== job 405 ==
Design ALUUnit, start of the top module:
module ALUUnit(clock, ALUOp, funct, a, b, result, zero, carryOut);
Size in the first run: about 880 cells after synthesis, ~100 flip-flops, ~110 I/O pins.
export LEC_CHECK = 0
export CAP_MARGIN = 20
export CORE_MARGIN = 2
export CORE_UTILIZATION = 45
export SETUP_SLACK_MARGIN = 0.69
export SLEW_MARGIN = 20
create_clock -name core_clock -period 2.42 [get_ports {clock}]
run.sh (not shown) runs the stock make flow with config.mk's settings and CLKGATE_MAP_FILE=.
To summarise job 405: no stage aborted, but the layout did not pass its checks, failing on setup timing.
#### Input delta (job 7426 over job 405)
Settings: clearing SETUP_SLACK_MARGIN, which used to be 0.69; putting CTS_CLUSTER_DIAMETER at 121 where nothing was set; swapping 45 for 70 in CORE_UTILIZATION; putting CTS_CLUSTER_SIZE at 36 where nothing was set; swapping 2.42 for 3.74 in the clock period (ns, I/O delays scaled along).
==> results <==
- Across job 7426 and job 405, no clean finish was achieved.
- Layout checks on job 405: not met. Flow itself completed; violations: setup timing.
- [job 7426] flow finished | final checks: failed | reasons: setup timing
- Relative to job 405, area growth from synthesis to layout has decreased by 42 points in job 7426.
- Looking only at insertion delay at the late pin of the worst-skew pair, and setting everything else aside, the higher value of job 7426 and job 405 goes to job 7426.
- Shortest clock period the worst path allows after layout, job 7426 and job 405: higher on job 7426
- Compared with job 405, job 7426 shows via count lower by 403.
- Relative to job 405, job 7426 degrades maximum frequency.
- Delta (job 7426 minus job 405): synthesized area about even; count of placed standard cells in the final layout, fillers left out fell 23%.
The inputs of job 7031 differ from those of job 7426 as listed below.
Settings: swapping 70 for 57 in CORE_UTILIZATION; putting SETUP_SLACK_MARGIN at 0.94 where nothing was set; clearing CTS_CLUSTER_DIAMETER, which used to be 121; clearing CTS_CLUSTER_SIZE, which used to be 36; swapping 3.74 for 3.5 in the clock period (ns, I/O delays scaled along).
==> comparison <==
When job 7031 is set beside job 7426, its relative contribution of the clock network to total power turns out to be 1.8 points larger.
Job 7031: layout buffering overhead excluding clock cells higher than job 7426
Relative to job 7426, the final critical-path share of the clock period of job 7031 is higher by 3.4 points.
Final checks on job 7426, whose flow otherwise completed, came back failing, citing setup timing.
Every stage of job 7031 finished as expected; the final checks, on the other hand, flagged setup timing, which means the layout fails.
Input-level comparison between job 3531 and job 7031:
Settings: clearing SETUP_SLACK_MARGIN, which used to be 0.94; swapping 57 for 40 in CORE_UTILIZATION; swapping 3.5 for 4.36 in the clock period (ns, I/O delays scaled along).
Every stage of the flow completed for job 3531, and the final layout passed the timing, design-rule and antenna checks. Job 3531 — met3 global-route usage 7.3 points lower, job 7031 as reference. Via count, job 3531 vs job 7031: down by more than 10%. Lower die height among job 7031 and job 3531: job 7031.
> inputs changed (job 3531 -> job 7573)
Settings: a change of CORE_UTILIZATION from 40 to 66.
[summary]
- Against job 3531, design area in job 7573 came out better.
- Looking at detailed-placement wirelength estimate across job 3531 and job 7573, the one that comes out higher is job 7573.
- Changes observed in job 7573 relative to job 3531: worst setup slack now smaller; final setup skew went up 5.9 ps; sequential share of layout area higher; count of buffers not belonging to the clock network in the layout went down.
- Against job 3531, job 7573 reports a switching fraction of total power that is higher.

---

ALUUnit again, from the RTL that the note above started with.
make LEC_CHECK=0 ABC_AREA=1 CAP_MARGIN=0 CORE_MARGIN=2 CORE_UTILIZATION=59 GPL_TIMING_DRIVEN=1 MAX_ROUTING_LAYER=met4 PLACE_DENSITY=0.58 SLEW_MARGIN=20 TNS_END_PERCENT=10 finish   # period 2.83 ns
Next try:
--- a/flow/config.mk
+++ b/flow/config.mk
@@ -9,7 +9,8 @@
 export CAP_MARGIN = 0
-export CORE_MARGIN = 2
-export CORE_UTILIZATION = 59
+export CORE_MARGIN = 7
+export CORE_UTILIZATION = 72
+export CTS_CLUSTER_SIZE = 72
 export GPL_TIMING_DRIVEN = 1
 export MAX_ROUTING_LAYER = met4
-export PLACE_DENSITY = 0.58
+export SETUP_SLACK_MARGIN = -0.3
 export SLEW_MARGIN = 20
==> flow/constraint.sdc (replaced) <==
create_clock -name core_clock -period 3.8 [get_ports {clock}]
set_input_delay 0.7600 -clock core_clock [delete_from_list [all_inputs] [get_ports {clock}]]
set_output_delay 0.7600 -clock core_clock [all_outputs]
set_load 0.01 [all_outputs]
What happened: Clock skew goes up by 0.0049 ns; non-clock buffer count fell by 34; total power came out lower by a quarter to a third; global-route usage climbs by 0.10 points; wire length shrinks by a few percent; combinational power decreases by a quarter to a third; synthesized cell count is unchanged; core utilization rose by 11 points; via count went up by a few percent; die area drops by a few percent; setup slack gains 0.47 ns.
Next try:
--- a/flow/config.mk
+++ b/flow/config.mk
@@ -7,10 +7,9 @@
 export LEC_CHECK = 0
-export ABC_AREA = 1
+export ABC_AREA = 0
 export CAP_MARGIN = 0
-export CORE_MARGIN = 7
-export CORE_UTILIZATION = 72
-export CTS_CLUSTER_SIZE = 72
+export CORE_MARGIN = 2
+export CORE_UTILIZATION = 66
+export CTS_CLUSTER_DIAMETER = 234
 export GPL_TIMING_DRIVEN = 1
 export MAX_ROUTING_LAYER = met4
-export SETUP_SLACK_MARGIN = -0.3
 export SLEW_MARGIN = 20
==> flow/constraint.sdc (replaced) <==
create_clock -name core_clock -period 2.78 [get_ports {clock}]
set_input_delay 0.5560 -clock core_clock [delete_from_list [all_inputs] [get_ports {clock}]]
set_output_delay 0.5560 -clock core_clock [all_outputs]
set_load 0.01 [all_outputs]
The new run failed in clock tree synthesis.
Synthesized area is lower by 18%.
Synthesized cell count decreases by 41%.
Die size fell by 24%.
Next try:
--- a/flow/config.mk
+++ b/flow/config.mk
@@ -9,7 +9,8 @@
 export CAP_MARGIN = 0
-export CORE_MARGIN = 2
-export CORE_UTILIZATION = 66
-export CTS_CLUSTER_DIAMETER = 234
+export CORE_MARGIN = 7
+export CORE_UTILIZATION = 72
+export CTS_CLUSTER_SIZE = 36
 export GPL_TIMING_DRIVEN = 1
 export MAX_ROUTING_LAYER = met4
+export SETUP_SLACK_MARGIN = 0.68
 export SLEW_MARGIN = 20
==> flow/constraint.sdc (replaced) <==
create_clock -name core_clock -period 4.69 [get_ports {clock}]
set_input_delay 0.9380 -clock core_clock [delete_from_list [all_inputs] [get_ports {clock}]]
set_output_delay 0.9380 -clock core_clock [all_outputs]
set_load 0.01 [all_outputs]
Effect: The new run produced a clean layout; area after synthesis is unchanged; synthesized cell count does not change; die size went up by 10%.

---

Starting RTL as in the previous note.
make LEC_CHECK=0 ABC_AREA=1 CAP_MARGIN=20 CORE_MARGIN=2 CORE_UTILIZATION=65 CTS_CLUSTER_DIAMETER=346 CTS_CLUSTER_SIZE=96 PLACE_DENSITY=0.65 SETUP_SLACK_MARGIN=1.1 SLEW_MARGIN=20 TNS_END_PERCENT=40 finish   # period 3.73 ns
The starting point finished clean.
Then changed:
ABC_AREA = not set   (was 1)
PLACE_DENSITY = not set   (was 0.65)
SETUP_SLACK_MARGIN = -0.17   (was 1.1)
Effect: This time the run reached the layout checks and failed them: setup timing. Setup slack is worse by 0.58 ns. Synthesized cell count falls by 41%. Sequential share of layout area is higher by 3.7 points.
Then changed:
CELL_PAD_IN_SITES_GLOBAL_PLACEMENT = 1   (was not set)
CORE_UTILIZATION = 40   (was 65)
CTS_CLUSTER_DIAMETER = not set   (was 346)
CTS_CLUSTER_SIZE = not set   (was 96)
GPL_ROUTABILITY_DRIVEN = 0   (was not set)
SETUP_SLACK_MARGIN = not set   (was -0.17)
TNS_END_PERCENT = not set   (was 40)
clock period = 5.0 ns   (was 3.73 ns; I/O delays follow)
=> Now the flow passed the timing, design-rule and antenna checks. Worst setup slack improved by 0.61 ns. Power shrinks by a quarter to a third. Maximum frequency came out lower by about a fifth. Routed wire length is lower by a few percent. Sequential power decreases by a quarter to a third. Via count shrinks by roughly a tenth. Worst hold slack improved by 0.026 ns. Cell count is higher slightly. Register-to-register slack is better by 0.61 ns. Design area came out lower by a few percent.
Then changed:
CELL_PAD_IN_SITES_GLOBAL_PLACEMENT = not set   (was 1)
CORE_UTILIZATION = 49   (was 40)
CTS_CLUSTER_DIAMETER = 378   (was not set)
CTS_CLUSTER_SIZE = 91   (was not set)
GPL_ROUTABILITY_DRIVEN = not set   (was 0)
MAX_ROUTING_LAYER = met4   (was not set)
PLACE_DENSITY_LB_ADDON = 0.06   (was not set)
SETUP_SLACK_MARGIN = -0.3   (was not set)
TNS_END_PERCENT = 5   (was not set)
Effect: Hold slack loses 0.053 ns; die size went down by about 18%; worst setup slack gains 0.041 ns; count of clock-buffer cells in the layout does not change; synthesized cell count is unchanged; final area went down by 0.88%; synthesized area stays the same.
Then changed:
CELL_PAD_IN_SITES_GLOBAL_PLACEMENT = 1   (was not set)
CORE_ASPECT_RATIO = 1.28   (was not set)
CORE_MARGIN = 8   (was 2)
CORE_UTILIZATION = 40   (was 49)
CTS_CLUSTER_DIAMETER = 181   (was 378)
CTS_CLUSTER_SIZE = not set   (was 91)
GPL_ROUTABILITY_DRIVEN = 0   (was not set)
GPL_TIMING_DRIVEN = 0   (was not set)
PLACE_DENSITY_LB_ADDON = not set   (was 0.06)
SETUP_SLACK_MARGIN = not set   (was -0.3)
TNS_END_PERCENT = not set   (was 5)
Combinational power came out higher by about 1%.
Hold slack gets better by 0.033 ns.
Cell area is higher by 2.1%.

---

== garnet ==
ALUUnit again, from the RTL that the note above started with.
// ALUUnit
module ALUUnit(clock, ALUOp, funct, a, b, result, zero, carryOut);
clock: 5.0 ns
lec_check: 0
cap_margin: 20
core_aspect_ratio: 0.5
core_margin: 2
core_utilization: 49
cts_cluster_diameter: 378
cts_cluster_size: 91
max_routing_layer: met4
place_density_lb_addon: 0.06
setup_slack_margin: -0.3
slew_margin: 20
tns_end_percent: 5
garnet completed end to end with timing, DRC and antenna clean.
Modified inputs, fjord compared to garnet
==> flow/config.mk <==
export PLATFORM = sky130hd
export DESIGN_NAME = ALUUnit
export DESIGN_NICKNAME = ALUUnit
export VERILOG_FILES = /design/flow/design.v
export SDC_FILE = /design/flow/constraint.sdc
export NUM_CORES = 4
export LEC_CHECK = 0
export CAP_MARGIN = 20
export CORE_MARGIN = 2
export CORE_UTILIZATION = 45
export SETUP_SLACK_MARGIN = 0.7
export SLEW_MARGIN = 20
==> flow/constraint.sdc <==
create_clock -name core_clock -period 2.42 [get_ports {clock}]
set_input_delay 0.4840 -clock core_clock [delete_from_list [all_inputs] [get_ports {clock}]]
set_output_delay 0.4840 -clock core_clock [all_outputs]
set_load 0.01 [all_outputs]
### Flow results
Although fjord finished all stages, its layout failed final checks on setup timing.
From garnet to fjord the numbers moved as follows: first-pass GRT wire length went up about 26%, final worst-path cycle share went up 71 points, height of the chip went up about 45%.
fjord vs garnet, path category of the worst min-delay check: input pin to register vs register to register
Diff garnet -> fjord | power share of the combinational group | increase of 12 points
Between fjord and garnet, it is fjord whose synthesis-to-layout area growth is higher, by 50 points.
Going from garnet to fjord, the post-route cell area was found to have gone up by about 40%.
Against garnet, fjord reports a register-to-register setup slack that is lower.
Between fjord and garnet, it is fjord whose non-clock buffer contribution to total cell area is higher, by 17 points.
Summary — met2 wire length, fjord relative to garnet: higher, by about 45%.
For the sequential share of layout area, fjord came in 6.8 points lower than garnet did.
> inputs changed (fjord -> ember)
--- a/flow/config.mk
+++ b/flow/config.mk
@@ -8 +8,2 @@
-export CAP_MARGIN = 20
+export ABC_AREA = 1
+export CAP_MARGIN = 0
@@ -10,2 +11,5 @@
-export CORE_UTILIZATION = 45
-export SETUP_SLACK_MARGIN = 0.7
+export CORE_UTILIZATION = 58
+export CTS_CLUSTER_DIAMETER = 49
+export GPL_TIMING_DRIVEN = 1
+export MAX_ROUTING_LAYER = met4
+export PLACE_DENSITY = 0.58
@@ -12,0 +17 @@
+export TNS_END_PERCENT = 10
--- outcome ---
Although ember finished all stages, its layout failed final checks on setup timing.
Run comparison: fjord standard cell with the maximum stage delay on the critical path or4_1; ember standard cell with the maximum stage delay on the critical path ha_1
Summary of ember over fjord: total via count in the routed design moved up, clock tree cell share of total cell area level, final core utilization moved up, total power moved up.
Die outline area, fjord and ember: higher on fjord
ember -> fjord: power dissipated in sequential cells flat
For amber, these inputs were changed with respect to ember:
==> flow/config.mk <==
export PLATFORM = sky130hd
export DESIGN_NAME = ALUUnit
export DESIGN_NICKNAME = ALUUnit
export VERILOG_FILES = /design/flow/design.v
export SDC_FILE = /design/flow/constraint.sdc
export NUM_CORES = 4
export LEC_CHECK = 0
export CAP_MARGIN = 20
export CORE_MARGIN = 2
export CORE_UTILIZATION = 40
export SLEW_MARGIN = 20
==> flow/constraint.sdc <==
create_clock -name core_clock -period 5.0 [get_ports {clock}]
set_input_delay 1.0000 -clock core_clock [delete_from_list [all_inputs] [get_ports {clock}]]
set_output_delay 1.0000 -clock core_clock [all_outputs]
set_load 0.01 [all_outputs]
Results
A type of the worst min-delay path of register to register is what amber shows, while input pin to register belongs to ember. [compare] base=ember new=amber: area fraction in full adders, half adders and majority gates climbed 3.2 points, core utilization went down 36 points, buffer depth of the longest clock path closely matched the old numbers, xor and xnor fraction of the mapped netlist area has increased. amber completed every stage of the flow, and the final layout passed the timing, design-rule and antenna checks.
Power is estimated from default activity; no workload was simulated.
